north:
// cpu_8bit
module cpu_8bit (
    input wire clk,
    input wire reset,
    input wire [7:0] data_in,
    output wire [7:0] data_out,
    output wire [7:0] address,
    output wire mem_write
);
Size in the first run: roughly 400 cells after synthesis, ~27 I/O pins, roughly 2800 um^2 of cells after synthesis.
clock: 2.02 ns
lec_check: 0
abc_area: 1
cap_margin: 0
core_margin: 2
core_utilization: 71
cts_cluster_diameter: 251
cts_cluster_size: 32
setup_slack_margin: -0.17
slew_margin: 20
run.sh (not shown) runs the stock make flow with config.mk's settings and CLKGATE_MAP_FILE=.
north | ERROR | global routing (5_1_grt)
Modified inputs, south compared to north
- a deleted CTS_CLUSTER_SIZE that had been 32
- an added TNS_END_PERCENT of 15
- a change of CAP_MARGIN from 0 to 20
- a deleted CTS_CLUSTER_DIAMETER that had been 251
- a deleted SETUP_SLACK_MARGIN that had been -0.17
- a change of CORE_UTILIZATION from 71 to 62
- a change of the clock period (ns, I/O delays scaled along) from 2.02 to 3.33
- Looking at the reports, south completed the entire flow and the layout it produced met the timing, design-rule and antenna checks.
- NOTE: die area in south exceeds that of north
- Reported for south and north, area fraction in mux cells turned out identical to the last digit.
- south reports a lower number of setup buffers added after CTS than north does.
- Area of the core went up by more than 10% going from north to south.
- north and south ended up with roughly the same fraction of the mapped netlist area in compound gates.
- In the flow results for south and north, the number of cells in the design after placement is smaller on south.

========
cpu_8bit again, from the RTL that the note above started with.
clock: 4.0 ns
lec_check: 0
cap_margin: 20
core_aspect_ratio: 0.5
core_margin: 2
core_utilization: 55
cts_cluster_diameter: 216
cts_cluster_size: 100
hold_slack_margin: 0.3
setup_slack_margin: -0.4
slew_margin: 20
tns_end_percent: 15
The baseline produced a clean layout.
Edit:
- CORE_ASPECT_RATIO: 0.5 -> not set
- CORE_UTILIZATION: 55 -> 40
- CTS_CLUSTER_DIAMETER: 216 -> not set
- CTS_CLUSTER_SIZE: 100 -> not set
- HOLD_SLACK_MARGIN: 0.3 -> not set
- SETUP_SLACK_MARGIN: -0.4 -> not set
- TNS_END_PERCENT: 15 -> not set
What happened: Sequential power shrinks by 7.2%; synthesized cell count is unchanged; core utilization drops by 18 points; clock-buffer cell count stays the same; synthesized area does not change; hold slack gets better by 0.0092 ns; global-route usage drops by 7.8 points; wire length falls by 0.32%; non-clock buffer count increases by 1; clock skew hardly moves; register-to-register slack is better by 0.17 ns.
Edit:
- clock period: 4.0 -> 3.24 ns (I/O delays scaled with it)
Result: Cell area goes up by 0.60%. Total power goes up by 20%. Setup slack degrades by 0.32 ns. Combinational power goes up by 24%. Worst hold slack improves by 0.015 ns.
Edit:
- ABC_AREA: not set -> 1
- CORE_UTILIZATION: 40 -> 69
- SETUP_SLACK_MARGIN: not set -> -0.18
- clock period: 3.24 -> 2.26 ns (I/O delays scaled with it)
After rerunning: The changed run completed and failed the layout checks on negative setup slack; clock skew grows by 0.0074 ns; total power grows by 59%; register-to-register slack gets worse by 0.79 ns; non-clock buffer count grows by 20; sequential share of layout area shrinks by 2.1 points; hold slack gets worse by 0.015 ns; die size shrinks by 42%; clock-buffer cell count grows by 1; routed wire length grows by 23%; final area grows by 7.5%; sequential power grows by 36%.
Edit:
- ABC_AREA: 1 -> not set
- CORE_UTILIZATION: 69 -> 40
- SETUP_SLACK_MARGIN: -0.18 -> not set
- clock period: 2.26 -> 2.02 ns (I/O delays scaled with it)
=>
- The changed run finished with negative setup slack left
- cell count drops by 5.9%
- routed wire length drops by 10%
- register-to-register slack loses 0.06 ns
Edit:
- CORE_UTILIZATION: 40 -> 68
- clock period: 2.02 -> 2.71 ns (I/O delays scaled with it)
Result: The new run finished clean. Wire length shrinks by 6.9%. Via count grows by 0.82%. Clock power shrinks by 30%. Total power shrinks by 34%. Die size shrinks by 40%. Count of clock-buffer cells in the layout grows by 1.

========
cpu_8bit again, from the RTL that the note above started with.
clock: 2.04 ns
lec_check: 0
abc_area: 1
cap_margin: 20
core_margin: 2
core_utilization: 68
cts_cluster_diameter: 129
cts_cluster_size: 16
gpl_timing_driven: 1
min_routing_layer: met1
setup_slack_margin: 0.62
slew_margin: 20
The baseline stopped in clock tree synthesis.
Rerun with:
Settings changed: CORE_UTILIZATION 68 to 20, CTS_CLUSTER_DIAMETER 129 to 75, SETUP_SLACK_MARGIN 0.62 to -0.25.
Clock period 2.04 ns to 2.49 ns, I/O delays scaled along.
=> The changed run completed and failed the layout checks on negative setup slack; area after synthesis does not change; die size goes up to 3.2 times its value; synthesized cell count does not change.
Rerun with:
Settings changed: CAP_MARGIN 20 to 10, MIN_ROUTING_LAYER met1 to met2.
Clock period 2.49 ns to 3.21 ns, I/O delays scaled along.
Effect: Now the flow completed with no timing, DRC or antenna violations. Synthesized cell count is unchanged. Area after synthesis is unchanged. Global-route usage rose by 6.3 points. Cell count fell by 3.3%.

========
== JK ==
Starting RTL as in the previous note.
Design cpu_8bit, start of the top module:
module cpu_8bit (
    input wire clk,
    input wire reset,
    input wire [7:0] data_in,
    output wire [7:0] data_out,
    output wire [7:0] address,
    output wire mem_write
);
make LEC_CHECK=0 ABC_AREA=1 CAP_MARGIN=20 CORE_MARGIN=2 CORE_UTILIZATION=70 CTS_CLUSTER_DIAMETER=191 CTS_CLUSTER_SIZE=35 GPL_TIMING_DRIVEN=1 MIN_ROUTING_LAYER=met1 PLACE_DENSITY_LB_ADDON=0.02 SETUP_SLACK_MARGIN=0.31 SLEW_MARGIN=20 TNS_END_PERCENT=5 finish   # period 1.09 ns
FAIL JK @ detailed placement: tool exited with error
What MS does differently from JK at the input level:
==> flow/config.mk <==
export PLATFORM = sky130hd
export DESIGN_NAME = cpu_8bit
export DESIGN_NICKNAME = cpu_8bit
export VERILOG_FILES = /design/flow/design.v
export SDC_FILE = /design/flow/constraint.sdc
export NUM_CORES = 4
export LEC_CHECK = 0
export ABC_AREA = 1
export CAP_MARGIN = 20
export CORE_MARGIN = 2
export CORE_UTILIZATION = 20
export CTS_CLUSTER_SIZE = 16
export GPL_TIMING_DRIVEN = 1
export MIN_ROUTING_LAYER = met1
export SETUP_SLACK_MARGIN = -0.25
export SLEW_MARGIN = 20
==> flow/constraint.sdc <==
create_clock -name core_clock -period 2.49 [get_ports {clk}]
set_input_delay 0.4980 -clock core_clock [delete_from_list [all_inputs] [get_ports {clk}]]
set_output_delay 0.4980 -clock core_clock [all_outputs]
set_load 0.01 [all_outputs]
--- outcome ---
MS: flow complete, layout not clean; failing: negative setup slack. MS vs JK — global placer's final weighted congestion dropped by a few percent. MS against JK: synthesized area did not really move; instance tally after logic synthesis neither gained nor lost much; aoi/oai-family share of the synthesized area saw little to no change; floorplan-stage core utilization decreased by 54 points relative to the old numbers; die span in y now sits higher. Compared with JK, in MS area of the synthesized netlist per yosys stat roughly the same, die span in x higher, die size higher, count of boundary I/O pins roughly the same, number of flops mapped to enable cells by yosys roughly the same.
Changes in AL relative to MS:
==> flow/config.mk <==
export PLATFORM = sky130hd
export DESIGN_NAME = cpu_8bit
export DESIGN_NICKNAME = cpu_8bit
export VERILOG_FILES = /design/flow/design.v
export SDC_FILE = /design/flow/constraint.sdc
export NUM_CORES = 4
export LEC_CHECK = 0
export CAP_MARGIN = 20
export CORE_MARGIN = 2
export CORE_UTILIZATION = 62
export SLEW_MARGIN = 20
==> flow/constraint.sdc <==
create_clock -name core_clock -period 5.85 [get_ports {clk}]
set_input_delay 1.1700 -clock core_clock [delete_from_list [all_inputs] [get_ports {clk}]]
set_output_delay 1.1700 -clock core_clock [all_outputs]
set_load 0.01 [all_outputs]
[summary]
AL: all stages complete, timing, DRC and antenna checks passed
Across both runs, filler cell count was lower for AL than for MS.
met2 demand-to-capacity share in global routing came out higher on AL than on MS.
Looking at arrival time at the worst endpoint, AL sits 0.37 ns below MS.
Total power draw, AL and MS: larger value in MS
The minimum setup slack after placement in AL was higher than what MS gave.
Of the two values seen for capture point of the worst path, address[2] was produced by AL and dp.carry by MS.
In the reports for AL and MS, the larger layout overhead on the synthesized area belongs to MS.
Diff MS -> AL | fraction of the cycle the final worst path needs | decrease of 44 points
Against MS as the reference, AL delivers a higher ratio of routed vias to standard cells.
#### Input delta (TR over AL)
diff --git a/flow/config.mk b/flow/config.mk
--- a/flow/config.mk
+++ b/flow/config.mk
@@ -9,3 +9,5 @@
 export CORE_MARGIN = 2
-export CORE_UTILIZATION = 62
+export CORE_UTILIZATION = 72
+export PLACE_DENSITY = 0.95
 export SLEW_MARGIN = 20
+export TNS_END_PERCENT = 5
==> flow/constraint.sdc <==
create_clock -name core_clock -period 3.33 [get_ports {clk}]
set_input_delay 0.6660 -clock core_clock [delete_from_list [all_inputs] [get_ports {clk}]]
set_output_delay 0.6660 -clock core_clock [all_outputs]
set_load 0.01 [all_outputs]
Results
Looking at slew at the pin closest to its max-slew limit, TR sits 0.28 ns below AL. Between AL and TR, the difference in data arrival time at the worst-slack endpoint is negligible. Compared with AL, TR degrades wire length of the first global-routing pass. Met1 usage (lower): AL. Looking at overall power after layout, TR sits about 70% above AL. In summary, TR completed successfully, with a layout that passed the timing, design-rule and antenna checks.
No activity file was given, so power comes from the tool's default toggle rates.
